// bitonic_top
module bitonic_top
#(parameter NUM_INPUT = 16, DATA_WIDTH = 8)
(clk, reset, data_in, valid, done, data_out);
Size in the first run: roughly 8500 cells after synthesis, about 260 I/O pins.
clock: 2.75 ns
lec_check: 0
cap_margin: 20
cell_pad_in_sites_global_placement: 2
core_aspect_ratio: 1.17
core_margin: 2
core_utilization: 35
cts_cluster_diameter: 234
gpl_timing_driven: 0
slew_margin: 15
tns_end_percent: 95
run.sh (not shown) runs the stock make flow with config.mk's settings and CLKGATE_MAP_FILE=.
The first run finished with negative setup slack left.
Rerun with:
CELL_PAD_IN_SITES_GLOBAL_PLACEMENT = default   (was 2)
CORE_ASPECT_RATIO = default   (was 1.17)
CORE_UTILIZATION = 72   (was 35)
CTS_CLUSTER_DIAMETER = default   (was 234)
GPL_TIMING_DRIVEN = default   (was 0)
PLACE_DENSITY = 0.95   (was default)
SLEW_MARGIN = 20   (was 15)
TNS_END_PERCENT = default   (was 95)
clock period = 2.45 ns   (was 2.75 ns; I/O delays follow)
=> This time the run did not get past global routing; area after synthesis does not change; synthesized cell count does not change; die size drops by well over a third.
Rerun with:
ABC_AREA = 1   (was default)
CAP_MARGIN = 10   (was 20)
CTS_CLUSTER_DIAMETER = 213   (was default)
CTS_CLUSTER_SIZE = 15   (was default)
PLACE_DENSITY = default   (was 0.95)
clock period = 2.29 ns   (was 2.45 ns; I/O delays follow)
Result: Now the flow finished but fails on negative setup slack. Die area falls by a little under a tenth. Synthesized area falls by a little under a tenth. Synthesized cell count rises by a quarter to a third.

build 45:
bitonic_top again, from the RTL that the note above started with.
Design bitonic_top, start of the top module:
module bitonic_top
#(parameter NUM_INPUT = 16, DATA_WIDTH = 8)
(clk, reset, data_in, valid, done, data_out);
input clk;
input reset;
input [NUM_INPUT * DATA_WIDTH - 1:0] data_in;
input valid;
output done;
output [NUM_INPUT * DATA_WIDTH - 1:0] data_out;
localparam STAGES = $clog2(NUM_INPUT);
localparam ALL_WIDTH = NUM_INPUT * DATA_WIDTH;
wire [ALL_WIDTH - 1:0] stage_data [STAGES:0];
wire [STAGES:0] stage_ready;
assign stage_data[0] = data_in;
assign stage_ready[0] = valid;
assign done = stage_ready[STAGES] == 1;
assign data_out = stage_data[STAGES];
genvar i_stage;
genvar i_block;
generate for(i_stage = 0; i_stage < STAGES; i_stage = i_stage + 1) begin : stages_gen
	localparam BLOCK_COUNT = NUM_INPUT/(2**(i_stage+1));
	localparam BLOCK_DWIDTH = DATA_WIDTH*2**(i_stage+1);
	localparam BLOCK_DEPTH = i_stage + 1;
	wire [BLOCK_COUNT - 1:0] blks_done;
	assign stage_ready[i_stage+1] = &blks_done;
	for(i_block = 0; i_block < BLOCK_COUNT; i_block = i_block + 1) begin
		wire [BLOCK_DWIDTH-1:0] block_in;
		wire [BLOCK_DWIDTH-1:0] block_out;
  ...
Settings: LEC_CHECK=0, CAP_MARGIN=10, CORE_MARGIN=2, CORE_UTILIZATION=72, SETUP_SLACK_MARGIN=0.7, SLEW_MARGIN=20; clock period 2.45 ns.
Build 45: it failed with a tool error in global routing, so there are no final results.
Setup changes, build 45 to build 32
- CAP_MARGIN changed from 10 to 5
- TNS_END_PERCENT newly set to 5
- SETUP_SLACK_MARGIN removed (was 0.7)
- Each of build 45 and build 32 falls short of a clean finish.
- Build 45: it failed with a tool error in global routing, so there are no final results.
- Build 32: flow complete, layout not clean; failing: setup timing
- Diff build 32..build 45 | cell area after technology mapping | negligible
- Per the comparison of build 32 with build 45, area after detailed placement shows a reduction of 1.0%; count of buffers added by post-CTS timing repair for setup shows a reduction of 71; synthesis area per yosys shows no meaningful change; sum of net half-perimeters after detailed placement shows a reduction of 0.87%.
- Re overall die height: no difference whatsoever between build 45 and build 32.
- Worst slack at placement up 0.024 ns in build 32 wrt build 45
## Diff of input files: build 7 against build 32
- an added SETUP_SLACK_MARGIN of 0.2
- an added CTS_CLUSTER_DIAMETER of 397
- an added PLACE_DENSITY_LB_ADDON of 0.0
- an added CTS_CLUSTER_SIZE of 51
- a deleted TNS_END_PERCENT that had been 5
- a change of the clock period (ns, I/O delays scaled along) from 2.45 to 0.661
--- outcome ---
Comparing build 7 and build 32, the higher number of setup buffers added after CTS is on build 7.
Number of synthesized flops with an enable pin came out exactly the same in build 7 and build 32.
On die boundary height, build 7 and build 32 are neck and neck.
Of build 7 and build 32, the higher cell area after placement belongs to build 7.
Build 7 did not run to completion, as it errored out during global routing.
## Diff of input files: build 5 against build 7
- a deleted PLACE_DENSITY_LB_ADDON that had been 0.0
- a deleted CTS_CLUSTER_SIZE that had been 51
- a deleted SETUP_SLACK_MARGIN that had been 0.2
- a deleted CTS_CLUSTER_DIAMETER that had been 397
- a change of CAP_MARGIN from 5 to 20
- a change of CORE_UTILIZATION from 72 to 15
- a change of the clock period (ns, I/O delays scaled along) from 0.661 to 4.23
Notes after the runs:
Build 5 finished end to end and its layout was clean on timing, DRC and antenna.
Build 5 against build 7: number of placed cells counting well taps increased 3212, count of hold-fix buffers inserted at cts essentially unchanged, instance area after placement decreased 11000 um2, number of buffers inserted during clock tree synthesis increased 86, H-tree depth reported by CTS increased 2.
Half-perimeter wire length of the detailed placement result: build 7 and build 5 compared, higher one is build 7
Compared with build 7, in build 5 fraction of the mapped netlist area in adder cells stayed essentially flat, post-CTS repair timing setup buffer count fell by 59.
Height of the chip, build 5 vs build 7: up by more than 100%
Die span in x, build 7 and build 5: larger value in build 5
